--- design/flow/run.sh ---
#!/bin/bash
# the make line also repeats each setting of config.mk as NAME=value (left out here)
make -C /OpenROAD-flow-scripts/flow DESIGN_CONFIG=/design/flow/config.mk WORK_HOME=/design/flow/orfs CLKGATE_MAP_FILE= finish
--- design/flow/config.mk ---
export PLATFORM = sky130hd
export DESIGN_NAME = DSP
export DESIGN_NICKNAME = DSP
export VERILOG_FILES = /design/flow/design.v
export SDC_FILE = /design/flow/constraint.sdc
export NUM_CORES = 4
export LEC_CHECK = 0
export ABC_AREA = 1
export CAP_MARGIN = 15
export CORE_ASPECT_RATIO = 0.87
export CORE_MARGIN = 2
export CORE_UTILIZATION = 23
export CTS_CLUSTER_DIAMETER = 176
export CTS_CLUSTER_SIZE = 100
export GPL_ROUTABILITY_DRIVEN = 0
export GPL_TIMING_DRIVEN = 0
export MAX_ROUTING_LAYER = met5
export MIN_ROUTING_LAYER = met1
export PLACE_DENSITY_LB_ADDON = 0.29
export SETUP_SLACK_MARGIN = -0.48
export SLEW_MARGIN = 10
export TNS_END_PERCENT = 70
--- design/flow/constraint.sdc ---
create_clock -name core_clock -period 5.04 [get_ports {CLK}]
set_input_delay 1.0080 -clock core_clock [delete_from_list [all_inputs] [get_ports {CLK}]]
set_output_delay 1.0080 -clock core_clock [all_outputs]
set_load 0.01 [all_outputs]
--- design/flow/design.v ---
module reg_mux(in,out,clk,ce,rst);
parameter WIDTH=18;
parameter PIPELINE=0; 
parameter RESET_TYPE="SYNC";  
input[WIDTH-1:0] in;
input clk,ce,rst;
output reg[WIDTH-1:0] out;
generate
	if(PIPELINE && RESET_TYPE=="SYNC") begin
		always @(posedge clk) begin
			if(rst) begin
				out<=0;
			end
			else if(ce) begin
				out<=in;
			end
		end
	end
endgenerate
generate
	if(PIPELINE && RESET_TYPE=="ASYNC") begin
		always @(posedge clk or posedge rst) begin
			if (rst) begin
				out<=0;
			end
			else if (ce) begin
				out<=in;
			end
		end
	end
endgenerate
generate
	if(PIPELINE==0) begin
		always @(*) begin
			out=in;
		end
	end
endgenerate
endmodule
module DSP(A,B,C,D,CARRYIN,M,P,CARRYOUT,CARRYOUTF,CLK,OPMODE,
CEA,CEB,CEC,CED,CECARRYIN,CEM,CEP,CEOPMODE,
RSTA,RSTB,RSTC,RSTD,RSTCARRYIN,RSTM,RSTP,RSTOPMODE,
BCOUT,PCIN,PCOUT);
input[17:0] A, B, D;
input[47:0] C,PCIN;
input[7:0] OPMODE;
input CARRYIN,CLK,CEA,CEB,CEC,CECARRYIN,CED,CEM,CEP,CEOPMODE;
input RSTA,RSTB,RSTC,RSTD,RSTCARRYIN,RSTM,RSTP,RSTOPMODE;
output wire[35:0] M;
output wire[47:0] P,PCOUT;
output wire[17:0] BCOUT;
output CARRYOUT,CARRYOUTF;
parameter A0REG=0;	 
parameter A1REG=1; 
parameter B0REG=0;
parameter B1REG=1;
parameter CREG=1;
parameter DREG=1;
parameter MREG=1;
parameter PREG=1;
parameter CARRYINREG=1;
parameter CARRYOUTREG=1;
parameter OPMODEREG=1;
parameter CARRYINSEL="OPMODE5";  
parameter B_INPUT="DIRECT";  
parameter RSTTYPE="SYNC";   
wire[7:0] OPMODE_REG;
wire[17:0] D_REG;
reg[17:0] B0_IN;
wire[17:0] B0_REG;
reg[17:0] PRE_RESULT;
wire[17:0] B1_IN;
wire[17:0] B1_REG;
wire[17:0] A0_REG;
wire[17:0] A1_REG;
wire[35:0] Product_Result;
wire[35:0] M_REG;
reg[47:0] X_OUT;
reg[47:0] Z_OUT;
wire[48:0] Post_Result;
wire[47:0] C_REG;
reg Carry_IN;  
wire CIN; 
wire Carry_Out_In;
reg_mux #(.WIDTH(18), .PIPELINE(DREG), .RESET_TYPE(RSTTYPE)) DREG_INST(.in(D), .out(D_REG), .clk(CLK), .ce(CED), .rst(RSTD));
reg_mux #(.WIDTH(18), .PIPELINE(B0REG), .RESET_TYPE(RSTTYPE)) B0REG_INST(.in(B0_IN), .out(B0_REG), .clk(CLK), .ce(CEB), .rst(RSTB));
reg_mux #(.WIDTH(18), .PIPELINE(B1REG), .RESET_TYPE(RSTTYPE)) B1REG_INST(.in(B1_IN), .out(B1_REG), .clk(CLK), .ce(CEB), .rst(RSTB));
reg_mux #(.WIDTH(18), .PIPELINE(A0REG), .RESET_TYPE(RSTTYPE)) A0REG_INST(.in(A), .out(A0_REG), .clk(CLK), .ce(CEA), .rst(RSTA));
reg_mux #(.WIDTH(18), .PIPELINE(A1REG), .RESET_TYPE(RSTTYPE)) A1REG_INST(.in(A0_REG), .out(A1_REG), .clk(CLK), .ce(CEA), .rst(RSTA));
reg_mux #(.WIDTH(48), .PIPELINE(CREG), .RESET_TYPE(RSTTYPE)) CREG_INST(.in(C), .out(C_REG), .clk(CLK), .ce(CEC), .rst(RSTC));
reg_mux #(.WIDTH(36), .PIPELINE(MREG), .RESET_TYPE(RSTTYPE)) MREG_INST(.in(Product_Result), .out(M_REG), .clk(CLK), .ce(CEM), .rst(RSTM));
reg_mux #(.WIDTH(1), .PIPELINE(CARRYINREG), .RESET_TYPE(RSTTYPE)) CYIREG_INST(.in(Carry_IN), .out(CIN), .clk(CLK), .ce(CECARRYIN), .rst(RSTCARRYIN));
reg_mux #(.WIDTH(8), .PIPELINE(OPMODEREG), .RESET_TYPE(RSTTYPE)) OPMODEREG_INST(.in(OPMODE), .out(OPMODE_REG), .clk(CLK), .ce(CEOPMODE), .rst(RSTOPMODE));
reg_mux #(.WIDTH(1), .PIPELINE(CARRYOUTREG), .RESET_TYPE(RSTTYPE)) CYOREG_INST(.in(Carry_Out_In), .out(CARRYOUT), .clk(CLK), .ce(CECARRYIN), .rst(RSTCARRYIN));
reg_mux #(.WIDTH(48), .PIPELINE(PREG), .RESET_TYPE(RSTTYPE)) PREG_INST(.in(Post_Result), .out(P), .clk(CLK), .ce(CEP), .rst(RSTP));
always @(*) begin
	case(B_INPUT)
		"DIRECT": B0_IN=B;
		"CASCADE": B0_IN=BCOUT;
		default: B0_IN=0;
	endcase
end
always @(*) begin
	if(OPMODE_REG[6])
		PRE_RESULT= D_REG - B0_REG;	
	else
		PRE_RESULT= D_REG + B0_REG;
end
assign B1_IN=(OPMODE_REG[4])? PRE_RESULT: B0_REG;
assign Product_Result=B1_REG * A1_REG;
assign M=M_REG;
always @(*) begin
	case(CARRYINSEL)
		"CARRYIN": Carry_IN=CARRYIN;
		"OPMODE5": Carry_IN=OPMODE_REG[5];
		default: Carry_IN=0;
	endcase
end
always @(*) begin
	case({ OPMODE_REG[3], OPMODE_REG[2]})
		0: Z_OUT=0;
		1: Z_OUT=PCIN;
		2: Z_OUT=P;
		3: Z_OUT=C_REG;
	endcase
end
always @(*) begin
	case( {OPMODE_REG[1], OPMODE_REG[0]})
		0: X_OUT=0;
		1: X_OUT={ {13{M_REG[35]}} , M_REG[34:0] };  
 		2: X_OUT=P;
		3: X_OUT={D_REG[11:0], A1_REG, B1_REG};    
	endcase
end
assign Post_Result= ( OPMODE_REG[7] )? (Z_OUT-(X_OUT+CIN)) : (Z_OUT+X_OUT+CIN) ;
assign Carry_Out_In=Post_Result[48];
assign BCOUT= B1_REG;
assign CARRYOUTF= CARRYOUT;
assign PCOUT=P;
endmodule
==> impl_metrics.py, run 1 <==
# Synthesis and PnR figures
metrics = {
    "sta": {
        "period_used_pct": 107,
        "post-route-min-period_ns": 5.39,
        "worst_clock_skew_ns": 0.0306,
        "finalSetupViolCount": 28,
        "hold_viol": 0,
        "max_slew.worst_pin.slew_ns": 1.30,
        "final.setup.tns_ns": -6.13,
        "rsz0062_at_grt": "true",
        "final_max_slew_viol_count": 0,
        "fmax_ghz": 0.185,
        "relSlewSlack_pct": 13.2,
        "setup_ws_ns": -0.353,
    },
    "power_and_ir_drop": {
        "seq_power_uw": 1880,
        "comb_power_share_pct": 57.3,
        "pg_clk_uw": 1550,
        "p_comb_uw": 4600,
        "netSwitchingFraction_pct": 50.0,
        "ir_drop_uv": 289,
        "pwr-share-clk_pct": 19.3,
        "p_int_uw": 4010,
        "p_leak_uw": 0.0201,
        "top_power_group": "combinational logic",
        "seqPwrFrac_pct": 23.4,
        "p_switching_uw": 4020,
        "power.density_nw_per_um2": 211,
    },
    "logic_synthesis": {
        "fp_nets": 5675,
        "netlist_instances": 4971,
        "top_cell": "nand2_1",
        "synth_cell_types": 45,
        "yosys-top-cells-count": "1471 x nand2_1, 1146 x inv_1, 392 x a21oi_1",
        "synth.area.top_cells": "nand2_1 18%, fa_1 17%, inv_1 14%",
        "ys.flop_type": "dfxtp_1",
        "edf_count": 0,
        "syn_avg_cell_area_um2": 6.20,
        "ys_sh_mux_pct": 0,
        "yosysTopAreaCell": "nand2_1",
        "yosysCellCount": 4971,
        "synthAdderAreaFrac_pct": 27.8,
        "simple_gate_share_pct": 26.9,
        "compound_area_share_pct": 13.6,
        "netlist_logic_family_top": "adder cells",
        "syn_area_um2": 30800,
        "xor_share_pct": 1.56,
        "ys_seq_share_pct": 12.7,
        "top_area_share_pct": 17.9,
        "yosysWarnings": 8,
        "ys_ff": 196,
        "async_flop_share_pct": 0,
        "yosys_area_um2": 30800,
    },
    "min_path": {
        "hold_class": "reg2reg",
        "worstHoldStart": "CREG_INST.out[46]$_SDFFE_PP0P_",
        "hold-path-cell-count": 2,
        "hold_end": "CREG_INST.out[46]$_SDFFE_PP0P_",
    },
    "placement": {
        "port_buffers": 316,
        "place_area_um2": 36200,
        "dp.cells": 7066,
        "preCtsSetupSlack_ns": -1.83,
        "dp_hpwl_mm": 131,
    },
    "clocking": {
        "clock_path_buffers": 2,
        "clk_pin_slew_ns": 0.08,
        "cts_tree": "done",
        "cts.sinks": 196,
        "worstSkewPairLatency_ns": 0.55,
        "cts_made_buffers": 17,
        "h-tree-depth": 4,
        "cts_hold_buf": 0,
        "cts_root_buf": "clkbuf_16",
    },
    "outcome": {
        "status": "complete, but fails checks",
        "check-failures": "negative setup slack",
    },
    "worst_setup_path": {
        "worst-setup-path-type": "reg2reg",
        "worst_path_most_repeated_cell": "fa_1",
        "critPathSlowestCell": "fa_1",
        "max_stage_delay_ns": 0.57,
        "rr_startpoint": "B1REG_INST.out[14]$_SDFFE_PP0P_",
        "crit_fanout": 10,
        "cp.arrival_ns": 5.88,
        "worst-path-buf-inv": 5,
        "regToRegSetupSlack_ns": -0.35,
        "rr_worst_depth": 20,
        "crit_end": "MREG_INST.out[30]$_SDFFE_PP0P_",
        "reg2reg_to": "MREG_INST.out[30]$_SDFFE_PP0P_",
        "cp.depth": 20,
        "critPathTopFamily": "adder cells",
        "crit_chain": "clkbuf_8, nand2_1, fa_1, inv_1, fa_1, fa_1, fa_1, fa_1, inv_1, fa_1, inv_1, ha_2, nand2_2, nor2_2, nand2_1, or2_2, a31o_2, nand3_1, nand2_1, inv_1",
        "crit_start": "B1REG_INST.out[14]$_SDFFE_PP0P_",
        "cp.required_ns": 5.52,
        "cp-end-kind": "register",
        "startpoint_type": "register",
    },
    "flow_run": {
        "tool_warnings": 75,
        "max-cap-violations": 0,
    },
    "floorplan": {
        "die_h_um": 345,
        "die-area_um2": 137000,
        "row_count": 125,
        "fp_util_pct": 23.1,
        "num_io_pins": 328,
        "core_um2": 133000,
        "chipWidth_um": 396,
    },
    "final_layout": {
        "fillers": 14900,
        "syn_to_final_growth_pct": 23.6,
        "instances_no_fill": 7122,
        "flop_area_um2": 4010,
        "nNetsFinal": 6032,
        "comb_area_um2": 22000,
        "fin_area_um2": 38100,
    },
    "route": {
        "drt_drc_violations_left": 0,
        "wl_mm": 151,
        "dr_total_vias": 33500,
        "wl_per_cell_um": 21.3,
        "drtIter0Drc": 3813,
        "vias_per_cell": 4.71,
        "antenna_left": 0,
        "drt-pass1-iter-count": 6,
    },
    "grt": {
        "grt_pass1_wl_mm": 215,
        "grt-ovfl-total": 0,
        "grtUsageTotal_pct": 21.6,
        "antenna_found_initial": 6,
        "grt_pass1_vias": 31000,
        "grt_start_max_net_pins": 22,
    },
}
## routing by layer
layer | up-vias | wire length, µm | global-route usage, %
met5 | - | 32 | 0
met4 | 6 | 2770 | 4.07
met1 | 15900 | 71100 | 32.4
met2 | 1694 | 57300 | 29.1
li1 | 15800 | - | -
met3 | 132 | 20300 | 7.76
## area by class of cell
type                            instances  share of cell area [%]
Multi-Input combinational cell       3400                    57.8
Clock buffer                           18                    1.13
Inverter                             1159                    11.4
Clock inverter                         14                   0.457
Buffer                                193                    3.51
Timing Repair Buffer                  361                    9.33
Tap cell                             1778                    5.84
Antenna cell                            3                  0.0197
Sequential cell                       196                    10.5
## repair_timing
item | in CTS | in global routing
resized | 199 | 181
endpoints found under the setup margin | 26 | 28
buffers inserted | 7 | 41
pin swaps | 7 | 32
## stage by stage
step	hold slack (ns)	total power [µW]	util, %
global route	0.492	8540	28.6
detailed placement	0.458	6130	27.2
floorplan	0.438	4380	-
finish	0.470	8030	28.6
CTS	0.470	7780	28.1
global placement	0.453	6110	27.2
==> run 2, diff against run 1 <==
Settings changed: CORE_ASPECT_RATIO 0.87 to 0.98, CORE_MARGIN 2 to 7, CORE_UTILIZATION 23 to 55, CTS_CLUSTER_DIAMETER 176 to 244, CTS_CLUSTER_SIZE 100 to 75, GPL_TIMING_DRIVEN 0 to unset, MIN_ROUTING_LAYER met1 to unset, PLACE_DENSITY set to 0.35, PLACE_DENSITY_LB_ADDON 0.29 to unset, SETUP_SLACK_MARGIN -0.48 to 1.12, SLEW_MARGIN 10 to 20, TNS_END_PERCENT 70 to 45.
Clock period 5.04 ns to 7.37 ns, I/O delays scaled along.
==> impl_metrics.py, run 2 <==
# Synthesis and PnR figures
metrics = {
    "grt": {
        "grt_start_max_net_pins": 55,
        "grt-ovfl-total": 0,
        "grtUsageTotal_pct": 36.9,
        "grt_pass1_vias": 30600,
        "grt_pass1_wl_mm": 178,
        "antenna_found_initial": 1,
    },
    "clocking": {
        "cts.sinks": 196,
        "cts_made_buffers": 17,
        "cts_hold_buf": 0,
        "cts_tree": "done",
        "worstSkewPairLatency_ns": 0.52,
        "h-tree-depth": 4,
        "post_cts_buffers": 0,
        "clk_pin_slew_ns": 0.09,
        "clock_path_buffers": 2,
        "cts_root_buf": "clkbuf_16",
    },
    "worst_setup_path": {
        "regToRegSetupSlack_ns": 1.28,
        "cp-end-kind": "register",
        "rr_startpoint": "A1REG_INST.out[14]$_SDFFE_PP0P_",
        "crit_chain": "nand2_1, fa_1, inv_1, fa_1, fa_1, fa_1, fa_1, inv_1, fa_1, inv_1, ha_1, nand2_1, o21ai_0, a21oi_1, o21ai_2, xor2_1, o21ai_0, inv_1",
        "cp.arrival_ns": 6.54,
        "critPathSlowestCell": "dfxtp_1",
        "worst-path-buf-inv": 4,
        "crit_end": "MREG_INST.out[19]$_SDFFE_PP0P_",
        "startpoint_type": "register",
        "critPathTopFamily": "adder cells",
        "worst-setup-path-type": "reg2reg",
        "cp.depth": 18,
        "worst_path_most_repeated_cell": "fa_1",
        "crit_start": "A1REG_INST.out[14]$_SDFFE_PP0P_",
        "crit_fanout": 20,
        "reg2reg_to": "MREG_INST.out[19]$_SDFFE_PP0P_",
        "cp.required_ns": 7.82,
        "max_stage_delay_ns": 0.94,
        "rr_worst_depth": 18,
    },
    "floorplan": {
        "chipWidth_um": 253,
        "die_h_um": 248,
        "die-area_um2": 62800,
        "core_um2": 55100,
        "row_count": 85,
        "num_io_pins": 328,
        "fp_util_pct": 55.9,
    },
    "power_and_ir_drop": {
        "pg_clk_uw": 1050,
        "seq_power_uw": 1300,
        "ir_drop_uv": 194,
        "seqPwrFrac_pct": 25.5,
        "p_switching_uw": 2510,
        "p_comb_uw": 2750,
        "power.density_nw_per_um2": 146,
        "top_power_group": "combinational logic",
        "netSwitchingFraction_pct": 49.2,
        "p_int_uw": 2590,
        "pwr-share-clk_pct": 20.7,
        "p_leak_uw": 0.0193,
        "comb_power_share_pct": 53.9,
    },
    "route": {
        "antenna_left": 0,
        "drt_drc_violations_left": 0,
        "dr_total_vias": 32500,
        "drt-pass1-iter-count": 7,
        "vias_per_cell": 5.52,
        "wl_per_cell_um": 20.0,
        "drtIter0Drc": 3596,
        "wl_mm": 118,
    },
    "sta": {
        "worst_clock_skew_ns": 0.0267,
        "fmax_ghz": 0.164,
        "fin_hold_ws_ns": 0.466,
        "rsz0062_at_grt": "false",
        "final.setup.tns_ns": 0,
        "relSlewSlack_pct": 24.1,
        "post-route-min-period_ns": 6.09,
        "period_used_pct": 82.6,
        "final_max_slew_viol_count": 0,
        "hold_viol": 0,
        "max_slew.worst_pin.slew_ns": 1.14,
        "finalSetupViolCount": 0,
    },
    "logic_synthesis": {
        "yosysCellCount": 4971,
        "yosys-top-cells-count": "1471 x nand2_1, 1146 x inv_1, 392 x a21oi_1",
        "netlist_logic_family_top": "adder cells",
        "ys_seq_share_pct": 12.7,
        "top_area_share_pct": 17.9,
        "xor_share_pct": 1.56,
        "synthAdderAreaFrac_pct": 27.8,
        "simple_gate_share_pct": 26.9,
        "yosysWarnings": 8,
        "ys.flop_type": "dfxtp_1",
        "syn_avg_cell_area_um2": 6.20,
        "syn_area_um2": 30800,
        "ys_sh_mux_pct": 0,
        "top_cell": "nand2_1",
        "edf_count": 0,
        "compound_area_share_pct": 13.6,
        "synth.area.top_cells": "nand2_1 18%, fa_1 17%, inv_1 14%",
        "yosys_area_um2": 30800,
        "ys_ff": 196,
        "netlist_instances": 4971,
        "async_flop_share_pct": 0,
        "synth_cell_types": 45,
        "fp_nets": 5675,
        "yosysTopAreaCell": "nand2_1",
    },
    "final_layout": {
        "comb_area_um2": 21500,
        "fin_util_pct": 63.4,
        "fillers": 5529,
        "syn_to_final_growth_pct": 13.4,
        "flop_area_um2": 3950,
        "nNetsFinal": 5841,
    },
    "min_path": {
        "hold_class": "reg2reg",
        "hold-path-cell-count": 2,
        "worstHoldStart": "CREG_INST.out[32]$_SDFFE_PP0P_",
        "hold_end": "CREG_INST.out[32]$_SDFFE_PP0P_",
    },
    "outcome": {
        "status": "complete, no violations",
    },
    "placement": {
        "dp_hpwl_mm": 97.6,
        "port_buffers": 326,
    },
    "flow_run": {
        "tool_warnings": 76,
        "max-cap-violations": 0,
    },
}
## run 2: cell type report
type	instances	area share, %
Antenna cell	1	0.00717
Clock buffer	17	1.22
Clock inverter	15	0.577
Inverter	1159	12.5
Multi-Input combinational cell	3400	61.7
Sequential cell	196	11.3
Tap cell	739	2.65
Timing Repair Buffer	363	10.1
## run 2: routing by layer
metal	vias up	share of wire (%)	routed length (µm)	global-route usage, %
li1	15400	-	-	-
met3	284	10	12100	7.13
met4	0	5.3	6280	17.1
met1	15100	40	47600	48.8
met5	-	0	0	0
met2	1766	44	52100	58.3
## run 2: what timing repair did
action,CTS,global route
hold endpoints to repair,0,0
resized,0,19
endpoints found under the setup margin,0,19
## run 2: per-stage QoR
step           worst slack (ns)  instances  power (µW)  area (µm²)
2_1_floorplan              2.05       4971        3000       30800
3_3_place_gp               1.24       5857        3960       34300
3_5_place_dp               1.25       5857        3980       34300
4_1_cts                    1.18       5889        5040       34900
5_1_grt                    1.14       5890        5440       34900
6_report                   1.28       5890        5100       34900
==> run 3, diff against run 2 <==
Settings changed: CORE_ASPECT_RATIO 0.98 to 1.84, CTS_CLUSTER_DIAMETER 244 to 358, PLACE_DENSITY 0.35 to 0.85, SETUP_SLACK_MARGIN 1.12 to -0.48.
==> impl_metrics.py, run 3 <==
# Synthesis and PnR figures
metrics = {
    "power_and_ir_drop": {
        "power.density_nw_per_um2": 151,
        "p_switching_uw": 2680,
        "pwr-share-clk_pct": 19.2,
        "finalPower_uw": 5260,
        "pg_clk_uw": 1010,
        "p_int_uw": 2590,
        "top_power_group": "combinational logic",
        "seqPwrFrac_pct": 24.6,
        "netSwitchingFraction_pct": 50.9,
        "ir_drop_uv": 171,
        "p_leak_uw": 0.0194,
        "p_comb_uw": 2950,
        "comb_power_share_pct": 56.1,
        "seq_power_uw": 1300,
    },
    "grt": {
        "grt_start_max_net_pins": 65,
        "grt_pass1_vias": 34500,
        "grt_pass1_wl_mm": 199,
        "antenna_found_initial": 10,
        "grt-ovfl-total": 0,
        "grtUsageTotal_pct": 41.7,
    },
    "route": {
        "wl_per_cell_um": 23.1,
        "drt_drc_violations_left": 0,
        "wl_mm": 136,
        "drt-pass1-iter-count": 17,
        "antenna_left": 0,
        "dr_total_vias": 35300,
        "vias_per_cell": 6.00,
        "drtIter0Drc": 4794,
    },
    "logic_synthesis": {
        "netlist_instances": 4971,
        "netlist_logic_family_top": "adder cells",
        "ys_seq_share_pct": 12.7,
        "yosysWarnings": 8,
        "simple_gate_share_pct": 26.9,
        "syn_avg_cell_area_um2": 6.20,
        "top_area_share_pct": 17.9,
        "edf_count": 0,
        "yosys_area_um2": 30800,
        "top_cell": "nand2_1",
        "syn_area_um2": 30800,
        "synth.area.top_cells": "nand2_1 18%, fa_1 17%, inv_1 14%",
        "synthAdderAreaFrac_pct": 27.8,
        "fp_nets": 5675,
        "xor_share_pct": 1.56,
        "synth_cell_types": 45,
        "ys.flop_type": "dfxtp_1",
        "async_flop_share_pct": 0,
        "compound_area_share_pct": 13.6,
        "yosys-top-cells-count": "1471 x nand2_1, 1146 x inv_1, 392 x a21oi_1",
        "yosysCellCount": 4971,
        "ys_sh_mux_pct": 0,
        "yosysTopAreaCell": "nand2_1",
        "ys_ff": 196,
    },
    "worst_setup_path": {
        "worst-path-buf-inv": 6,
        "cp.depth": 21,
        "critPathTopFamily": "adder cells",
        "cp.required_ns": 7.74,
        "startpoint_type": "register",
        "max_stage_delay_ns": 1.09,
        "reg2reg_to": "MREG_INST.out[22]$_SDFFE_PP0P_",
        "crit_start": "B1REG_INST.out[9]$_SDFFE_PP0P_",
        "crit_end": "MREG_INST.out[22]$_SDFFE_PP0P_",
        "critPathSlowestCell": "dfxtp_1",
        "crit_fanout": 21,
        "cp-end-kind": "register",
        "crit_chain": "nand2_1, inv_1, fa_1, inv_1, fa_1, fa_1, inv_1, fa_1, fa_1, inv_1, fa_1, inv_1, ha_1, nand2_1, o21ai_0, a21oi_1, o21ai_1, a21oi_1, xnor2_1, o21ai_0, inv_1",
        "cp.arrival_ns": 7.13,
        "rr_worst_depth": 21,
        "regToRegSetupSlack_ns": 0.61,
        "rr_startpoint": "B1REG_INST.out[9]$_SDFFE_PP0P_",
        "worst-setup-path-type": "reg2reg",
    },
    "clocking": {
        "cts_hold_buf": 0,
        "post_cts_buffers": 0,
        "clock_path_buffers": 2,
        "ctsResizeCount": 0,
        "worstSkewPairLatency_ns": 0.49,
        "clk_pin_slew_ns": 0.08,
        "cts.sinks": 196,
        "cts_made_buffers": 17,
        "cts_root_buf": "clkbuf_16",
        "h-tree-depth": 4,
        "cts_tree": "done",
    },
    "final_layout": {
        "comb_area_um2": 21500,
        "fin_area_um2": 34900,
        "fillers": 5148,
        "syn_to_final_growth_pct": 13.5,
        "flop_area_um2": 3930,
        "nNetsFinal": 5857,
        "instances_no_fill": 5883,
    },
    "floorplan": {
        "row_count": 117,
        "num_io_pins": 328,
        "fp_util_pct": 55.7,
        "chipWidth_um": 188,
        "die-area_um2": 63100,
        "core_um2": 55300,
        "die_h_um": 335,
    },
    "placement": {
        "dp_hpwl_mm": 104,
        "port_buffers": 326,
        "dp.cells": 5846,
        "place_area_um2": 34300,
    },
    "sta": {
        "max_slew.worst_pin.slew_ns": 1.18,
        "worst_clock_skew_ns": 0.0230,
        "rsz0062_at_grt": "false",
        "post-route-min-period_ns": 6.76,
        "relSlewSlack_pct": 21.4,
        "final_max_slew_viol_count": 0,
        "hold_viol": 0,
        "fin_hold_ws_ns": 0.464,
        "period_used_pct": 91.7,
        "finalSetupViolCount": 0,
        "final.setup.tns_ns": 0,
        "fmax_ghz": 0.148,
    },
    "min_path": {
        "hold_end": "CREG_INST.out[28]$_SDFFE_PP0P_",
        "worstHoldStart": "CREG_INST.out[28]$_SDFFE_PP0P_",
        "hold_class": "reg2reg",
        "hold-path-cell-count": 2,
    },
    "flow_run": {
        "tool_warnings": 74,
        "max-cap-violations": 0,
    },
    "outcome": {
        "status": "complete, no violations",
    },
}
run 3: cell type report:
type / instances / area share, %
repair buffers: 379 / 10.4
clock buffers: 17 / 1.22
diodes: 4 / 0.0286
well taps: 714 / 2.56
clock inverters: 14 / 0.473
flip-flops and latches: 196 / 11.2
multi-input cells: 3400 / 61.6
inverters: 1159 / 12.4
run 3: through the flow:
step                      worst slack, ns  util [%]
after detailed placement            0.937      62.0
final                               0.613      63.2
after global placement               1.13      62.0
after global routing                0.305      63.1
after CTS                           0.916      63.1
after floorplan                      2.05         -
run 3: metal layers:
layer | track usage (%) | vias up | wire length [µm]
met3 | 13.7 | 1143 | 17300
li1 | - | 15400 | -
met5 | 0.0784 | - | 69
met4 | 40.1 | 10 | 16900
met2 | 68.3 | 2800 | 61900
met1 | 40.7 | 15900 | 40000
==> run 4, diff against run 3 <==
Settings changed: ABC_AREA 1 to 0, CORE_ASPECT_RATIO 1.84 to 0.98, CORE_MARGIN 7 to 2, CORE_UTILIZATION 55 to 69, CTS_CLUSTER_DIAMETER 358 to unset, CTS_CLUSTER_SIZE 75 to 36, PLACE_DENSITY 0.85 to unset.
Clock period 7.37 ns to 5.79 ns, I/O delays scaled along.
==> impl_metrics.py, run 4 <==
# Synthesis and PnR figures
metrics = {
    "clocking": {
        "cts_made_buffers": 17,
        "h-tree-depth": 4,
        "worstSkewPairLatency_ns": 0.52,
        "clk_pin_slew_ns": 0.08,
        "clock_path_buffers": 2,
        "cts_tree": "done",
        "cts_root_buf": "clkbuf_16",
        "cts_hold_buf": 0,
        "cts.sinks": 196,
    },
    "logic_synthesis": {
        "synth.area.top_cells": "fa_1 19%, dfxtp_1 14%, ha_1 12%",
        "ys.flop_type": "dfxtp_1",
        "top_cell": "inv_1",
        "yosysTopAreaCell": "fa_1",
        "xor_share_pct": 4.00,
        "yosysWarnings": 8,
        "synthAdderAreaFrac_pct": 31.0,
        "simple_gate_share_pct": 16.5,
        "compound_area_share_pct": 15.7,
        "ys_sh_mux_pct": 8.40,
        "netlist_instances": 3374,
        "yosysCellCount": 3374,
        "syn_area_um2": 27600,
        "syn_avg_cell_area_um2": 8.18,
        "ys_ff": 196,
        "yosys_area_um2": 27600,
        "edf_count": 0,
        "yosys-top-cells-count": "457 x inv_1, 318 x nand2_1, 276 x nor2_1",
        "async_flop_share_pct": 0,
        "netlist_logic_family_top": "adder cells",
        "synth_cell_types": 80,
        "ys_seq_share_pct": 14.2,
        "top_area_share_pct": 18.9,
        "fp_nets": 4078,
    },
    "worst_setup_path": {
        "worst-setup-path-type": "reg2reg",
        "reg2reg_to": "MREG_INST.out[31]$_SDFFE_PP0P_",
        "critPathTopFamily": "adder cells",
        "cp.arrival_ns": 6.53,
        "worst_path_most_repeated_cell": "fa_1",
        "crit_chain": "buf_12, and2_4, fa_1, inv_1, fa_1, fa_1, inv_2, fa_2, fa_1, inv_1, fa_1, inv_1, ha_4, buf_4, inv_1, o21bai_1, a21oi_1, o21ai_1, or3_4, o211a_1, or2_4, a211oi_2, xnor2_1, o22ai_1",
        "critPathSlowestCell": "fa_1",
        "worst-path-buf-inv": 7,
        "crit_fanout": 6,
        "cp.depth": 24,
        "rr_worst_depth": 24,
        "cp-end-kind": "register",
        "crit_start": "A1REG_INST.out[6]$_SDFFE_PP0P_",
        "startpoint_type": "register",
        "crit_end": "MREG_INST.out[31]$_SDFFE_PP0P_",
        "rr_startpoint": "A1REG_INST.out[6]$_SDFFE_PP0P_",
        "cp.required_ns": 6.17,
        "regToRegSetupSlack_ns": -0.36,
        "max_stage_delay_ns": 0.56,
    },
    "sta": {
        "final_max_slew_viol_count": 0,
        "max_slew.worst_pin.slew_ns": 1.04,
        "finalSetupViolCount": 13,
        "worst_clock_skew_ns": 0.0169,
        "post-route-min-period_ns": 6.15,
        "final.setup.tns_ns": -3.13,
        "period_used_pct": 106,
        "fmax_ghz": 0.162,
        "setup_ws_ns": -0.364,
        "relSlewSlack_pct": 30.5,
        "hold_viol": 0,
        "rsz0062_at_grt": "true",
    },
    "final_layout": {
        "nNetsFinal": 4362,
        "fin_util_pct": 82.7,
        "syn_to_final_growth_pct": 18.2,
    },
    "min_path": {
        "worstHoldStart": "CREG_INST.out[18]$_SDFFE_PP0P_",
        "hold_end": "CREG_INST.out[18]$_SDFFE_PP0P_",
        "hold_class": "reg2reg",
        "hold-path-cell-count": 2,
    },
    "power_and_ir_drop": {
        "power.density_nw_per_um2": 197,
        "p_leak_uw": 0.0157,
        "comb_power_share_pct": 54.6,
        "ir_drop_uv": 248,
        "p_comb_uw": 3510,
        "netSwitchingFraction_pct": 43.4,
        "p_int_uw": 3640,
        "pg_clk_uw": 1260,
        "top_power_group": "combinational logic",
        "p_switching_uw": 2800,
        "pwr-share-clk_pct": 19.5,
        "seqPwrFrac_pct": 25.9,
        "finalPower_uw": 6440,
        "seq_power_uw": 1670,
    },
    "placement": {
        "port_buffers": 326,
        "dp_hpwl_mm": 68.4,
        "preCtsSetupSlack_ns": -0.690,
    },
    "grt": {
        "grt_pass1_vias": 26300,
        "antenna_found_initial": 6,
        "grt_pass1_wl_mm": 138,
        "grt-ovfl-total": 0,
        "grt_start_max_net_pins": 63,
        "grtUsageTotal_pct": 42.1,
    },
    "outcome": {
        "check-failures": "negative setup slack",
        "status": "complete, but fails checks",
    },
    "flow_run": {
        "tool_warnings": 77,
        "max-cap-violations": 0,
    },
    "route": {
        "drtIter0Drc": 2435,
        "wl_per_cell_um": 20.7,
        "wl_mm": 87.1,
        "vias_per_cell": 6.21,
        "drt-pass1-iter-count": 8,
        "dr_total_vias": 26000,
        "drt_drc_violations_left": 0,
        "antenna_left": 0,
    },
    "floorplan": {
        "die-area_um2": 41600,
        "num_io_pins": 328,
        "chipWidth_um": 206,
        "row_count": 72,
        "fp_util_pct": 69.9,
        "core_um2": 39500,
        "die_h_um": 202,
    },
}
==> run 4: through the flow <==
step,instance area [µm²],instances,hold WS (ns)
global route,32600,4195,0.515
finish,32600,4196,0.493
CTS,32400,4183,0.496
global placement,31800,4151,0.467
detailed placement,31800,4151,0.481
floorplan,27600,3374,0.454
==> run 4: what timing repair did <==
item | in CTS | in global routing
gates cloned | 0 | 0
gates resized | 35 | 42
pin swaps | 7 | 20
setup buffers | 0 | 8
endpoints found under the setup margin | 10 | 9
==> run 4: final cells by class <==
cell class / count / area (µm²)
Sequential cell: 196 / 3990
Clock inverter: 14 / 141
Timing Repair Buffer: 507 / 4660
Clock buffer: 18 / 429
Inverter: 459 / 1720
Tap cell: 518 / 648
Multi-Input combinational cell: 2477 / 21000
Fill cell: 2527 / 6840
Antenna cell: 7 / 17.5
==> run 4: metal layers <==
metal / part of all wire, % / global-route usage (%) / up-vias
met5: 0.014 / 0 / -
met4: 5.3 / 22.5 / 2
met3: 10 / 9.45 / 338
met2: 47 / 67.7 / 1553
met1: 38 / 52.8 / 12400
li1: - / - / 11700
==> run 5, diff against run 4 <==
Settings changed: ABC_AREA 0 to 1, CAP_MARGIN 15 to 5, CORE_ASPECT_RATIO 0.98 to unset, CORE_UTILIZATION 69 to 72, CTS_CLUSTER_DIAMETER set to 353, CTS_CLUSTER_SIZE 36 to 15, GPL_ROUTABILITY_DRIVEN 0 to unset, MAX_ROUTING_LAYER met5 to unset, SETUP_SLACK_MARGIN -0.48 to unset, TNS_END_PERCENT 45 to unset.
Clock period 5.79 ns to 4.32 ns, I/O delays scaled along.
==> impl_metrics.py, run 5 <==
# Generated from Yosys and OpenROAD reports
metrics = {
    "outcome": {
        "status": "aborted with a tool error",
        "lastStage": "global routing (5_1_grt)",
        "firstError": "[ERROR GRT-0116] Global routing finished with congestion. Check the congestion regions in the DRC Viewer.",
    },
    "logic_synthesis": {
        "ys_sh_mux_pct": 0,
        "netlist_logic_family_top": "adder cells",
        "synth.area.top_cells": "nand2_1 18%, fa_1 17%, inv_1 14%",
        "top_area_share_pct": 17.9,
        "synthAdderAreaFrac_pct": 27.8,
        "top_cell": "nand2_1",
        "xor_share_pct": 1.56,
        "simple_gate_share_pct": 26.9,
        "syn_avg_cell_area_um2": 6.20,
        "yosysTopAreaCell": "nand2_1",
        "ys_seq_share_pct": 12.7,
        "yosys_area_um2": 30800,
        "yosys-top-cells-count": "1471 x nand2_1, 1146 x inv_1, 392 x a21oi_1",
        "edf_count": 0,
        "netlist_instances": 4971,
        "fp_nets": 5675,
        "synth_cell_types": 45,
        "ys_ff": 196,
        "syn_area_um2": 30800,
        "async_flop_share_pct": 0,
        "yosysWarnings": 8,
        "yosysCellCount": 4971,
        "ys.flop_type": "dfxtp_1",
        "compound_area_share_pct": 13.6,
    },
    "floorplan": {
        "chipWidth_um": 211,
        "die-area_um2": 44400,
        "row_count": 75,
        "fp_util_pct": 73.3,
        "num_io_pins": 328,
        "die_h_um": 211,
        "core_um2": 42000,
    },
    "placement": {
        "port_buffers": 326,
        "place.gp.congestion": 1.21,
        "dp_hpwl_mm": 102,
        "place_area_um2": 36100,
        "preCtsSetupSlack_ns": -1.14,
    },
    "clocking": {
        "cts_root_buf": "clkbuf_16",
        "cts.sinks": 196,
        "h-tree-depth": 4,
        "cts_made_buffers": 17,
        "cts_hold_buf": 0,
        "clock_path_buffers": 2,
    },
    "grt": {
        "grtUsageTotal_pct": 74.4,
        "grt-ovfl-total": 129,
    },
}
[run 5: layer usage]
metal	GRT overflow	track usage (%)
met4	64	72.0
met1	1	75.8
met3	0	58.0
met2	63	91.2
met5	1	26.3
[run 5: through the flow]
step           total power [µW]  cells
2_1_floorplan              5360   4971
3_3_place_gp               7080   5862
3_5_place_dp               7280   5862
4_1_cts                    9100   5933
[run 5: timing repair]
item | in CTS
endpoints found under the setup margin | 29
gates cloned | 1
buffers inserted | 38
pin swaps | 35
gates resized | 143
==> run 6, diff against run 5 <==
Settings changed: CAP_MARGIN 5 to 20, CORE_ASPECT_RATIO set to 1.75, CORE_UTILIZATION 72 to 40, CTS_CLUSTER_DIAMETER 353 to 381, CTS_CLUSTER_SIZE 15 to 98, MAX_ROUTING_LAYER set to met4, PLACE_DENSITY set to 0.4, SETUP_SLACK_MARGIN set to -0.74.
Clock period 4.32 ns to 8.0 ns, I/O delays scaled along.
==> impl_metrics.py, run 6 <==
# Synthesis and PnR figures
metrics = {
    "logic_synthesis": {
        "syn_avg_cell_area_um2": 6.20,
        "yosysTopAreaCell": "nand2_1",
        "yosysCellCount": 4971,
        "xor_share_pct": 1.56,
        "syn_area_um2": 30800,
        "synth.area.top_cells": "nand2_1 18%, fa_1 17%, inv_1 14%",
        "ys_sh_mux_pct": 0,
        "netlist_logic_family_top": "adder cells",
        "netlist_instances": 4971,
        "synth_cell_types": 45,
        "top_cell": "nand2_1",
        "ys.flop_type": "dfxtp_1",
        "ys_ff": 196,
        "synthAdderAreaFrac_pct": 27.8,
        "yosys_area_um2": 30800,
        "ys_seq_share_pct": 12.7,
        "fp_nets": 5675,
        "yosys-top-cells-count": "1471 x nand2_1, 1146 x inv_1, 392 x a21oi_1",
        "yosysWarnings": 8,
        "simple_gate_share_pct": 26.9,
        "compound_area_share_pct": 13.6,
        "edf_count": 0,
        "async_flop_share_pct": 0,
        "top_area_share_pct": 17.9,
    },
    "clocking": {
        "h-tree-depth": 4,
        "cts.sinks": 196,
        "cts_tree": "done",
        "worstSkewPairLatency_ns": 0.54,
        "cts_root_buf": "clkbuf_16",
        "clk_pin_slew_ns": 0.09,
        "post_cts_buffers": 0,
        "cts_hold_buf": 0,
        "cts_made_buffers": 17,
        "ctsResizeCount": 0,
        "clock_path_buffers": 2,
    },
    "grt": {
        "antenna_found_initial": 9,
        "grt_start_max_net_pins": 55,
        "grt_pass1_wl_mm": 211,
        "grt_pass1_vias": 32500,
        "grt-ovfl-total": 0,
        "grtUsageTotal_pct": 38.5,
    },
    "route": {
        "antenna_left": 0,
        "drt_drc_violations_left": 0,
        "wl_mm": 146,
        "wl_per_cell_um": 23.5,
        "drt-pass1-iter-count": 8,
        "vias_per_cell": 5.24,
        "drtIter0Drc": 2299,
        "dr_total_vias": 32500,
    },
    "floorplan": {
        "chipWidth_um": 214,
        "die_h_um": 371,
        "fp_util_pct": 40.4,
        "row_count": 134,
        "die-area_um2": 79300,
        "core_um2": 76300,
        "num_io_pins": 328,
    },
    "worst_setup_path": {
        "critPathTopFamily": "adder cells",
        "crit_chain": "nand2_1, fa_1, inv_1, fa_1, inv_1, fa_1, inv_1, fa_1, fa_1, inv_1, fa_1, inv_1, ha_1, nand2_1, o21ai_0, a21oi_1, o21ai_1, a21oi_1, xnor2_1, o21ai_0, inv_1",
        "max_stage_delay_ns": 1.01,
        "reg2reg_to": "MREG_INST.out[22]$_SDFFE_PP0P_",
        "worst-path-buf-inv": 6,
        "cp.arrival_ns": 6.96,
        "crit_start": "B1REG_INST.out[6]$_SDFFE_PP0P_",
        "startpoint_type": "register",
        "regToRegSetupSlack_ns": 1.48,
        "cp.required_ns": 8.44,
        "cp-end-kind": "register",
        "rr_worst_depth": 21,
        "crit_fanout": 13,
        "rr_startpoint": "B1REG_INST.out[6]$_SDFFE_PP0P_",
        "worst-setup-path-type": "reg2reg",
        "crit_end": "MREG_INST.out[22]$_SDFFE_PP0P_",
        "cp.depth": 21,
        "critPathSlowestCell": "dfxtp_1",
    },
    "sta": {
        "final.setup.tns_ns": 0,
        "max_slew.worst_pin.slew_ns": 1.12,
        "period_used_pct": 81.5,
        "fmax_ghz": 0.153,
        "final_max_slew_viol_count": 0,
        "finalSetupViolCount": 0,
        "hold_viol": 0,
        "post-route-min-period_ns": 6.52,
        "relSlewSlack_pct": 25.4,
        "worst_clock_skew_ns": 0.0242,
        "rsz0062_at_grt": "false",
    },
    "placement": {
        "place_area_um2": 34700,
        "port_buffers": 326,
        "place.gp.congestion": 1.05,
        "dp_hpwl_mm": 119,
    },
    "power_and_ir_drop": {
        "pwr-share-clk_pct": 20.2,
        "p_int_uw": 2390,
        "top_power_group": "combinational logic",
        "p_comb_uw": 2850,
        "ir_drop_uv": 157,
        "p_switching_uw": 2690,
        "power.density_nw_per_um2": 143,
        "p_leak_uw": 0.0194,
        "pg_clk_uw": 1030,
        "seqPwrFrac_pct": 23.5,
        "comb_power_share_pct": 56.2,
        "netSwitchingFraction_pct": 53.0,
        "seq_power_uw": 1200,
        "finalPower_uw": 5080,
    },
    "min_path": {
        "hold-path-cell-count": 2,
        "worstHoldStart": "B1REG_INST.out[16]$_SDFFE_PP0P_",
        "hold_class": "reg2reg",
        "hold_end": "B1REG_INST.out[16]$_SDFFE_PP0P_",
    },
    "final_layout": {
        "fin_area_um2": 35400,
        "fillers": 8464,
        "syn_to_final_growth_pct": 15.0,
        "nNetsFinal": 5858,
    },
    "outcome": {
        "status": "complete, no violations",
    },
    "flow_run": {
        "tool_warnings": 76,
        "max-cap-violations": 0,
    },
}
## run 6: final cells by class
class	count	area (µm²)	area share, %
inverter	1159	4350	12.3
clock buffer	17	425	1.20
multi-input combinational	3400	21500	60.8
clock inverter	15	225	0.636
sequential	196	3930	11.1
antenna	9	22.5	0.0636
tap	1020	1280	3.60
timing repair buffer	380	3660	10.3
## run 6: per-stage QoR
step | worst slack [ns] | util [%] | cells | hold slack, ns
finish | 1.48 | 46.4 | 6196 | 0.466
global route | 1.26 | 46.4 | 6194 | 0.475
CTS | 1.53 | 46.4 | 6186 | 0.466
detailed placement | 1.57 | 45.5 | 6154 | 0.452
global placement | 1.58 | 45.5 | 6154 | 0.449
floorplan | 2.68 | - | 4971 | 0.438
## run 6: metal layers
layer | global-route usage (%) | up-vias | share of wire, %
met5 | - | - | 0
li1 | - | 15400 | -
met4 | 28.8 | 0 | 8.7
met3 | 7.04 | 422 | 5.5
met2 | 65.1 | 1171 | 50
met1 | 39.4 | 15400 | 36
==> run 7, diff against run 6 <==
Settings changed: ABC_AREA 1 to unset, CORE_ASPECT_RATIO 1.75 to unset, CTS_CLUSTER_DIAMETER 381 to unset, CTS_CLUSTER_SIZE 98 to 17, PLACE_DENSITY 0.4 to unset, SETUP_SLACK_MARGIN -0.74 to unset, SLEW_MARGIN 20 to 5.
==> impl_metrics.py, run 7 <==
# Synthesis and PnR figures
metrics = {
    "worst_setup_path": {
        "cp.arrival_ns": 7.59,
        "reg2reg_to": "MREG_INST.out[35]$_SDFFE_PP0P_",
        "regToRegSetupSlack_ns": 0.79,
        "crit_chain": "nand2_1, fa_1, fa_1, fa_1, inv_1, fa_1, fa_1, inv_1, fa_1, inv_1, ha_1, nand4_1, a311o_1, a21oi_1, o21ai_0, o31ai_1, a21oi_1, xnor2_1, a211oi_1",
        "cp.depth": 19,
        "crit_end": "MREG_INST.out[35]$_SDFFE_PP0P_",
        "worst-setup-path-type": "reg2reg",
        "max_stage_delay_ns": 0.91,
        "rr_worst_depth": 19,
        "startpoint_type": "register",
        "cp.required_ns": 8.38,
        "worst_path_most_repeated_cell": "fa_1",
        "critPathSlowestCell": "dfxtp_1",
        "worst-path-buf-inv": 3,
        "crit_fanout": 20,
        "rr_startpoint": "A1REG_INST.out[3]$_SDFFE_PP0P_",
        "cp-end-kind": "register",
        "crit_start": "A1REG_INST.out[3]$_SDFFE_PP0P_",
        "critPathTopFamily": "adder cells",
    },
    "logic_synthesis": {
        "ys.flop_type": "dfxtp_1",
        "ys_seq_share_pct": 14.2,
        "syn_area_um2": 27600,
        "xor_share_pct": 4.00,
        "top_area_share_pct": 18.9,
        "yosysCellCount": 3374,
        "yosysWarnings": 8,
        "yosys_area_um2": 27600,
        "compound_area_share_pct": 15.7,
        "netlist_instances": 3374,
        "edf_count": 0,
        "syn_avg_cell_area_um2": 8.18,
        "fp_nets": 4078,
        "netlist_logic_family_top": "adder cells",
        "ys_ff": 196,
        "yosys-top-cells-count": "457 x inv_1, 318 x nand2_1, 276 x nor2_1",
        "synthAdderAreaFrac_pct": 31.0,
        "synth_cell_types": 80,
        "yosysTopAreaCell": "fa_1",
        "async_flop_share_pct": 0,
        "simple_gate_share_pct": 16.5,
        "top_cell": "inv_1",
        "synth.area.top_cells": "fa_1 19%, dfxtp_1 14%, ha_1 12%",
        "ys_sh_mux_pct": 8.40,
    },
    "sta": {
        "fmax_ghz": 0.139,
        "rsz0062_at_grt": "false",
        "relSlewSlack_pct": 28.5,
        "max_slew.worst_pin.slew_ns": 1.07,
        "final.setup.tns_ns": 0,
        "worst_clock_skew_ns": 0.0228,
        "fin_hold_ws_ns": 0.490,
        "hold_viol": 0,
        "period_used_pct": 90.1,
        "post-route-min-period_ns": 7.21,
        "finalSetupViolCount": 0,
        "final_max_slew_viol_count": 0,
    },
    "power_and_ir_drop": {
        "pwr-share-clk_pct": 21.5,
        "ir_drop_uv": 155,
        "seq_power_uw": 1220,
        "comb_power_share_pct": 51.1,
        "p_int_uw": 2500,
        "pg_clk_uw": 959,
        "netSwitchingFraction_pct": 44.0,
        "power.density_nw_per_um2": 140,
        "p_comb_uw": 2280,
        "seqPwrFrac_pct": 27.4,
        "top_power_group": "combinational logic",
        "p_leak_uw": 0.0151,
        "p_switching_uw": 1960,
    },
    "min_path": {
        "hold_end": "CYOREG_INST.out$_SDFFE_PP0P_",
        "hold-path-cell-count": 2,
        "hold_class": "reg2reg",
        "worstHoldStart": "CYOREG_INST.out$_SDFFE_PP0P_",
    },
    "route": {
        "vias_per_cell": 5.43,
        "antenna_left": 0,
        "dr_total_vias": 24100,
        "wl_per_cell_um": 20.0,
        "drt-pass1-iter-count": 6,
        "drtIter0Drc": 1328,
        "diodes": 0,
        "drt_drc_violations_left": 0,
        "wl_mm": 88.6,
    },
    "placement": {
        "dp.cells": 4398,
        "port_buffers": 326,
        "place.gp.congestion": 0.963,
        "dp_hpwl_mm": 70.3,
    },
    "outcome": {
        "status": "complete, no violations",
    },
    "floorplan": {
        "fp_util_pct": 40.3,
        "die-area_um2": 71100,
        "core_um2": 68500,
        "row_count": 96,
        "num_io_pins": 328,
        "chipWidth_um": 267,
        "die_h_um": 267,
    },
    "clocking": {
        "ctsResizeCount": 0,
        "cts.sinks": 196,
        "post_cts_buffers": 0,
        "cts_root_buf": "clkbuf_16",
        "cts_made_buffers": 17,
        "worstSkewPairLatency_ns": 0.53,
        "clock_path_buffers": 2,
        "cts_hold_buf": 0,
        "h-tree-depth": 4,
        "clk_pin_slew_ns": 0.10,
        "cts_tree": "done",
    },
    "final_layout": {
        "syn_to_final_growth_pct": 15.7,
        "instances_no_fill": 4431,
        "nNetsFinal": 4240,
    },
    "grt": {
        "grtUsageTotal_pct": 26.0,
        "grt-ovfl-total": 0,
        "grt_pass1_vias": 24000,
        "antenna_found_initial": 1,
        "grt_start_max_net_pins": 55,
        "grt_pass1_wl_mm": 139,
    },
    "flow_run": {
        "max-cap-violations": 0,
        "tool_warnings": 74,
    },
}
==> run 7: layout make-up <==
cell class | count | area [µm²]
inverters | 459 | 1720
well taps | 882 | 1100
clock inverters | 15 | 183
flip-flops and latches | 196 | 3930
multi-input cells | 2477 | 20900
clock buffers | 17 | 425
repair buffers | 385 | 3680
fillers | 6840 | 36500
==> run 7: stage by stage <==
step	power (µW)	worst slack, ns	util (%)	instance area [µm²]
4_1_cts	4480	0.845	46.6	31900
5_1_grt	4770	0.415	46.6	31900
2_1_floorplan	2730	1.70	-	27600
3_3_place_gp	3490	0.874	45.7	31300
3_5_place_dp	3500	0.872	45.7	31300
6_report	4460	0.793	46.6	31900
==> run 7: routing by layer <==
layer,vias to the layer above,track usage [%],wire length (µm)
met3,108,3.60,4990
met5,-,-,0
met1,11800,33.9,39800
met4,0,7.12,2120
li1,11500,-,-
met2,716,42.2,41700
==> run 8, diff against run 7 <==
Settings changed: ABC_AREA set to 0, CAP_MARGIN 20 to 15, CORE_ASPECT_RATIO set to 0.98, CORE_UTILIZATION 40 to 72, CTS_CLUSTER_DIAMETER set to 32, CTS_CLUSTER_SIZE 17 to 75, GPL_ROUTABILITY_DRIVEN set to 0, HOLD_SLACK_MARGIN set to -0.08, PLACE_DENSITY_LB_ADDON set to 0.01, SETUP_SLACK_MARGIN set to 1.72, SLEW_MARGIN 5 to 20, TNS_END_PERCENT set to 45.
Clock period 8.0 ns to 5.87 ns, I/O delays scaled along.
==> impl_metrics.py, run 8 <==
# Generated from Yosys and OpenROAD reports
metrics = {
    "logic_synthesis": {
        "ys_seq_share_pct": 14.2,
        "netlist_logic_family_top": "adder cells",
        "synthAdderAreaFrac_pct": 31.0,
        "yosysTopAreaCell": "fa_1",
        "syn_area_um2": 27600,
        "edf_count": 0,
        "yosysWarnings": 8,
        "ys_sh_mux_pct": 8.40,
        "top_area_share_pct": 18.9,
        "xor_share_pct": 4.00,
        "yosysCellCount": 3374,
        "yosys_area_um2": 27600,
        "simple_gate_share_pct": 16.5,
        "netlist_instances": 3374,
        "syn_avg_cell_area_um2": 8.18,
        "async_flop_share_pct": 0,
        "synth_cell_types": 80,
        "fp_nets": 4078,
        "yosys-top-cells-count": "457 x inv_1, 318 x nand2_1, 276 x nor2_1",
        "synth.area.top_cells": "fa_1 19%, dfxtp_1 14%, ha_1 12%",
        "ys.flop_type": "dfxtp_1",
        "top_cell": "inv_1",
        "ys_ff": 196,
        "compound_area_share_pct": 15.7,
    },
    "placement": {
        "port_buffers": 326,
        "dp_hpwl_mm": 69.7,
        "place_area_um2": 31700,
    },
    "grt": {
        "grt-ovfl-total": 3294,
        "grtUsageTotal_pct": 105,
    },
    "outcome": {
        "lastStage": "global routing (5_1_grt)",
        "firstError": "[ERROR GRT-0232] Routing congestion too high. Check the congestion heatmap in the GUI.",
        "status": "aborted with a tool error",
    },
    "floorplan": {
        "die_h_um": 198,
        "chipWidth_um": 202,
        "fp_util_pct": 73.4,
        "core_um2": 37600,
        "num_io_pins": 328,
        "die-area_um2": 39900,
        "row_count": 70,
    },
    "clocking": {
        "cts.sinks": 196,
        "cts_made_buffers": 17,
        "clock_path_buffers": 2,
        "h-tree-depth": 4,
        "cts_root_buf": "clkbuf_16",
    },
}
[run 8: per-layer routing]
layer / global-route usage (%) / GRT overflow
met5: - / -
met4: 114 / 634
met3: 83.8 / 113
met2: 130 / 2418
met1: 92.8 / 129
[run 8: timing repair]
action                                  4_1_cts
setup buffers                                75
cloned                                        2
hold buffers                                  0
pin swaps                                   146
resized                                     378
endpoints found under the setup margin       72
[run 8: stage by stage]
step / TNS, ns / util [%] / setup WS [ns] / std cells
floorplan: -0.0306 / - / -0.0265 / 3374
global placement: -0.861 / 84.4 / -0.251 / 4099
detailed placement: -2.35 / 84.4 / -0.416 / 4099
CTS: -0.342 / 91.9 / -0.132 / 4208
==> run 9, diff against run 8 <==
Settings changed: ABC_AREA 0 to unset, CAP_MARGIN 15 to 20, CORE_ASPECT_RATIO 0.98 to unset, CORE_MARGIN 2 to 3, CORE_UTILIZATION 72 to 40, CTS_CLUSTER_DIAMETER 32 to 137, CTS_CLUSTER_SIZE 75 to 17, GPL_ROUTABILITY_DRIVEN 0 to unset, HOLD_SLACK_MARGIN -0.08 to unset, PLACE_DENSITY_LB_ADDON 0.01 to unset, SETUP_SLACK_MARGIN 1.72 to unset, SLEW_MARGIN 20 to 5, TNS_END_PERCENT 45 to unset.
Clock period 5.87 ns to 7.77 ns, I/O delays scaled along.
==> impl_metrics.py, run 9 <==
# Synthesis and PnR figures
metrics = {
    "sta": {
        "relSlewSlack_pct": 26.8,
        "max_slew.worst_pin.slew_ns": 1.09,
        "hold_viol": 0,
        "post-route-min-period_ns": 7.08,
        "final.setup.tns_ns": 0,
        "setup_ws_ns": 0.690,
        "fmax_ghz": 0.141,
        "rsz0062_at_grt": "false",
        "worst_clock_skew_ns": 0.0229,
        "fin_hold_ws_ns": 0.489,
        "period_used_pct": 91.1,
        "final_max_slew_viol_count": 0,
        "finalSetupViolCount": 0,
    },
    "min_path": {
        "hold_end": "CREG_INST.out[29]$_SDFFE_PP0P_",
        "hold_class": "reg2reg",
        "hold-path-cell-count": 2,
        "worstHoldStart": "CREG_INST.out[29]$_SDFFE_PP0P_",
    },
    "power_and_ir_drop": {
        "ir_drop_uv": 118,
        "pwr-share-clk_pct": 21.4,
        "power.density_nw_per_um2": 144,
        "p_int_uw": 2600,
        "p_leak_uw": 0.0151,
        "top_power_group": "combinational logic",
        "seqPwrFrac_pct": 27.4,
        "seq_power_uw": 1260,
        "pg_clk_uw": 985,
        "comb_power_share_pct": 51.2,
        "netSwitchingFraction_pct": 43.5,
        "p_switching_uw": 2000,
        "p_comb_uw": 2360,
    },
    "route": {
        "drt_drc_violations_left": 0,
        "drtIter0Drc": 1378,
        "wl_per_cell_um": 20.3,
        "wl_mm": 89.9,
        "vias_per_cell": 5.40,
        "drt-pass1-iter-count": 5,
        "dr_total_vias": 23900,
        "antenna_left": 0,
    },
    "floorplan": {
        "row_count": 95,
        "core_um2": 67800,
        "chipWidth_um": 269,
        "die_h_um": 269,
        "fp_util_pct": 40.7,
        "num_io_pins": 328,
        "die-area_um2": 72200,
    },
    "clocking": {
        "cts_tree": "done",
        "cts_made_buffers": 17,
        "h-tree-depth": 4,
        "clk_pin_slew_ns": 0.09,
        "cts.sinks": 196,
        "ctsResizeCount": 0,
        "cts_root_buf": "clkbuf_16",
        "worstSkewPairLatency_ns": 0.52,
        "post_cts_buffers": 0,
        "clock_path_buffers": 2,
        "cts_hold_buf": 0,
    },
    "logic_synthesis": {
        "yosys-top-cells-count": "457 x inv_1, 318 x nand2_1, 276 x nor2_1",
        "ys_sh_mux_pct": 8.40,
        "syn_area_um2": 27600,
        "edf_count": 0,
        "fp_nets": 4078,
        "ys.flop_type": "dfxtp_1",
        "syn_avg_cell_area_um2": 8.18,
        "compound_area_share_pct": 15.7,
        "yosysCellCount": 3374,
        "netlist_instances": 3374,
        "netlist_logic_family_top": "adder cells",
        "yosys_area_um2": 27600,
        "ys_ff": 196,
        "top_area_share_pct": 18.9,
        "top_cell": "inv_1",
        "simple_gate_share_pct": 16.5,
        "xor_share_pct": 4.00,
        "synth_cell_types": 80,
        "ys_seq_share_pct": 14.2,
        "yosysTopAreaCell": "fa_1",
        "synthAdderAreaFrac_pct": 31.0,
        "async_flop_share_pct": 0,
        "yosysWarnings": 8,
        "synth.area.top_cells": "fa_1 19%, dfxtp_1 14%, ha_1 12%",
    },
    "worst_setup_path": {
        "rr_worst_depth": 21,
        "startpoint_type": "register",
        "rr_startpoint": "B1REG_INST.out[12]$_SDFFE_PP0P_",
        "worst-path-buf-inv": 3,
        "regToRegSetupSlack_ns": 0.69,
        "crit_end": "MREG_INST.out[34]$_SDFFE_PP0P_",
        "critPathTopFamily": "adder cells",
        "cp.required_ns": 8.16,
        "cp.depth": 21,
        "max_stage_delay_ns": 0.79,
        "cp-end-kind": "register",
        "worst_path_most_repeated_cell": "fa_1",
        "reg2reg_to": "MREG_INST.out[34]$_SDFFE_PP0P_",
        "cp.arrival_ns": 7.47,
        "worst-setup-path-type": "reg2reg",
        "crit_fanout": 14,
        "crit_start": "B1REG_INST.out[12]$_SDFFE_PP0P_",
        "crit_chain": "nand2_1, fa_1, fa_1, fa_1, inv_1, fa_1, fa_1, inv_1, fa_1, inv_1, ha_1, a21o_1, a21o_1, a21oi_1, o22ai_1, a211oi_1, o21ai_0, a211oi_1, o21ai_0, xnor2_1, o22ai_1",
        "critPathSlowestCell": "dfxtp_1",
    },
    "grt": {
        "grt_start_max_net_pins": 57,
        "antenna_found_initial": 4,
        "grt_pass1_wl_mm": 140,
        "grtUsageTotal_pct": 25.7,
        "grt_pass1_vias": 23900,
        "grt-ovfl-total": 0,
    },
    "placement": {
        "dp.cells": 4394,
        "port_buffers": 326,
        "preCtsSetupSlack_ns": 0.722,
        "place.gp.congestion": 0.929,
        "dp_hpwl_mm": 71.4,
    },
    "final_layout": {
        "flop_area_um2": 3930,
        "instances_no_fill": 4429,
        "syn_to_final_growth_pct": 15.7,
        "nNetsFinal": 4245,
        "comb_area_um2": 20900,
        "fillers": 6772,
    },
    "flow_run": {
        "tool_warnings": 74,
        "max-cap-violations": 0,
    },
    "outcome": {
        "status": "complete, no violations",
    },
}
[run 9: routing by layer]
| layer | track usage, % | part of all wire [%] | up-vias |
|---|---|---|---|
| met1 | 33.4 | 44 | 11700 |
| met5 | - | 0 | - |
| met3 | 4.10 | 5.8 | 98 |
| li1 | - | - | 11500 |
| met4 | 6.85 | 2.3 | 0 |
| met2 | 41.8 | 47 | 673 |
[run 9: per-stage QoR]
step	total power [µW]	cell area (µm²)	util (%)
floorplan	2810	27600	-
CTS	4620	31900	47.1
detailed placement	3610	31300	46.2
global route	4930	31900	47.1
finish	4600	31900	47.1
global placement	3610	31300	46.2
[run 9: layout make-up]
type / count / area share [%]
timing repair buffer: 390 / 11.7
tap: 873 / 3.42
sequential: 196 / 12.3
antenna: 2 / 0.0157
multi-input combinational: 2477 / 65.3
inverter: 459 / 5.39
clock buffer: 20 / 1.40
clock inverter: 12 / 0.431
==> run 10, diff against run 9 <==
Settings changed: GPL_ROUTABILITY_DRIVEN set to 0, PLACE_DENSITY set to 0.82.
Clock period 7.77 ns to 12.9 ns, I/O delays scaled along.
==> impl_metrics.py, run 10 <==
# Synthesis and PnR figures
metrics = {
    "min_path": {
        "hold-path-cell-count": 2,
        "hold_end": "MREG_INST.out[0]$_SDFFE_PP0P_",
        "worstHoldStart": "MREG_INST.out[0]$_SDFFE_PP0P_",
        "hold_class": "reg2reg",
    },
    "power_and_ir_drop": {
        "p_leak_uw": 0.0150,
        "p_int_uw": 1540,
        "pg_clk_uw": 583,
        "finalPower_uw": 2760,
        "ir_drop_uv": 96.5,
        "comb_power_share_pct": 51.7,
        "netSwitchingFraction_pct": 44.2,
        "power.density_nw_per_um2": 87.0,
        "top_power_group": "combinational logic",
        "seq_power_uw": 752,
        "pwr-share-clk_pct": 21.1,
        "p_comb_uw": 1430,
        "p_switching_uw": 1220,
        "seqPwrFrac_pct": 27.2,
    },
    "logic_synthesis": {
        "yosys_area_um2": 27600,
        "top_cell": "inv_1",
        "xor_share_pct": 4.00,
        "edf_count": 0,
        "fp_nets": 4078,
        "syn_area_um2": 27600,
        "top_area_share_pct": 18.9,
        "ys_seq_share_pct": 14.2,
        "synthAdderAreaFrac_pct": 31.0,
        "ys_sh_mux_pct": 8.40,
        "yosysTopAreaCell": "fa_1",
        "ys.flop_type": "dfxtp_1",
        "synth_cell_types": 80,
        "async_flop_share_pct": 0,
        "netlist_logic_family_top": "adder cells",
        "netlist_instances": 3374,
        "synth.area.top_cells": "fa_1 19%, dfxtp_1 14%, ha_1 12%",
        "yosys-top-cells-count": "457 x inv_1, 318 x nand2_1, 276 x nor2_1",
        "compound_area_share_pct": 15.7,
        "ys_ff": 196,
        "syn_avg_cell_area_um2": 8.18,
        "simple_gate_share_pct": 16.5,
        "yosysWarnings": 8,
        "yosysCellCount": 3374,
    },
    "sta": {
        "post-route-min-period_ns": 7.60,
        "max_slew.worst_pin.slew_ns": 1.13,
        "finalSetupViolCount": 0,
        "fin_hold_ws_ns": 0.490,
        "rsz0062_at_grt": "false",
        "period_used_pct": 58.9,
        "final_max_slew_viol_count": 0,
        "hold_viol": 0,
        "fmax_ghz": 0.132,
        "relSlewSlack_pct": 24.8,
        "worst_clock_skew_ns": 0.0229,
        "final.setup.tns_ns": 0,
    },
    "worst_setup_path": {
        "crit_fanout": 21,
        "critPathSlowestCell": "dfxtp_1",
        "cp.arrival_ns": 7.99,
        "crit_chain": "nand2_1, fa_1, fa_1, fa_1, inv_1, fa_1, fa_1, inv_1, fa_1, inv_1, ha_1, a21o_1, a21o_1, a21oi_1, o22ai_1, a211oi_1, o21ai_0, a211oi_1, o21ai_0, xnor2_1, o22ai_1",
        "rr_startpoint": "B1REG_INST.out[10]$_SDFFE_PP0P_",
        "cp-end-kind": "register",
        "worst-setup-path-type": "reg2reg",
        "rr_worst_depth": 21,
        "worst-path-buf-inv": 3,
        "crit_end": "MREG_INST.out[34]$_SDFFE_PP0P_",
        "critPathTopFamily": "adder cells",
        "crit_start": "B1REG_INST.out[10]$_SDFFE_PP0P_",
        "cp.depth": 21,
        "startpoint_type": "register",
        "cp.required_ns": 13.29,
        "worst_path_most_repeated_cell": "fa_1",
        "reg2reg_to": "MREG_INST.out[34]$_SDFFE_PP0P_",
        "max_stage_delay_ns": 1.07,
        "regToRegSetupSlack_ns": 5.30,
    },
    "final_layout": {
        "fillers": 6394,
        "syn_to_final_growth_pct": 15.2,
        "fin_util_pct": 46.9,
        "nNetsFinal": 4218,
    },
    "floorplan": {
        "die_h_um": 269,
        "chipWidth_um": 269,
        "num_io_pins": 328,
        "die-area_um2": 72200,
        "core_um2": 67800,
        "row_count": 95,
        "fp_util_pct": 40.7,
    },
    "clocking": {
        "h-tree-depth": 4,
        "post_cts_buffers": 0,
        "ctsResizeCount": 0,
        "worstSkewPairLatency_ns": 0.53,
        "clock_path_buffers": 2,
        "clk_pin_slew_ns": 0.09,
        "cts.sinks": 196,
        "cts_tree": "done",
        "cts_made_buffers": 17,
        "cts_root_buf": "clkbuf_16",
        "cts_hold_buf": 0,
    },
    "outcome": {
        "status": "complete, no violations",
    },
    "route": {
        "vias_per_cell": 5.65,
        "antenna_left": 0,
        "drt_drc_violations_left": 0,
        "drtIter0Drc": 2237,
        "dr_total_vias": 24900,
        "wl_mm": 90.2,
        "drt-pass1-iter-count": 6,
        "wl_per_cell_um": 20.5,
    },
    "grt": {
        "antenna_found_initial": 9,
        "grtUsageTotal_pct": 25.7,
        "grt_start_max_net_pins": 62,
        "grt_pass1_wl_mm": 139,
        "grt_pass1_vias": 24900,
        "grt-ovfl-total": 0,
    },
    "placement": {
        "dp_hpwl_mm": 69.2,
        "port_buffers": 326,
    },
    "flow_run": {
        "max-cap-violations": 0,
        "tool_warnings": 74,
    },
}
## run 10: cell type report
type                    instances  area (µm²)  share of cell area (%)
clock inverters                15         174                   0.547
diodes                         10        25.0                  0.0787
inverters                     459        1720                    5.42
multi-input cells            2477       20900                    65.7
repair buffers                363        3540                    11.1
clock buffers                  17         425                    1.34
well taps                     873        1090                    3.44
flip-flops and latches        196        3930                    12.4
## run 10: per-layer routing
layer	up-vias	wire length, µm	global-route usage [%]	part of all wire [%]
met3	262	9580	7.29	11
met1	12000	34600	30.0	38
met4	0	3570	10.5	4.0
met5	-	0	-	0
met2	1195	42500	41.7	47
li1	11400	-	-	-
## run 10: metrics by stage
stage | instance area [µm²] | instances | setup WS [ns]
final | 31800 | 4410 | 5.30
after global routing | 31800 | 4409 | 5.15
after CTS | 31700 | 4397 | 5.55
after detailed placement | 31100 | 4365 | 5.57
after global placement | 31100 | 4365 | 5.72
after floorplan | 27600 | 3374 | 6.60
Power is estimated from default activity; no workload was simulated.
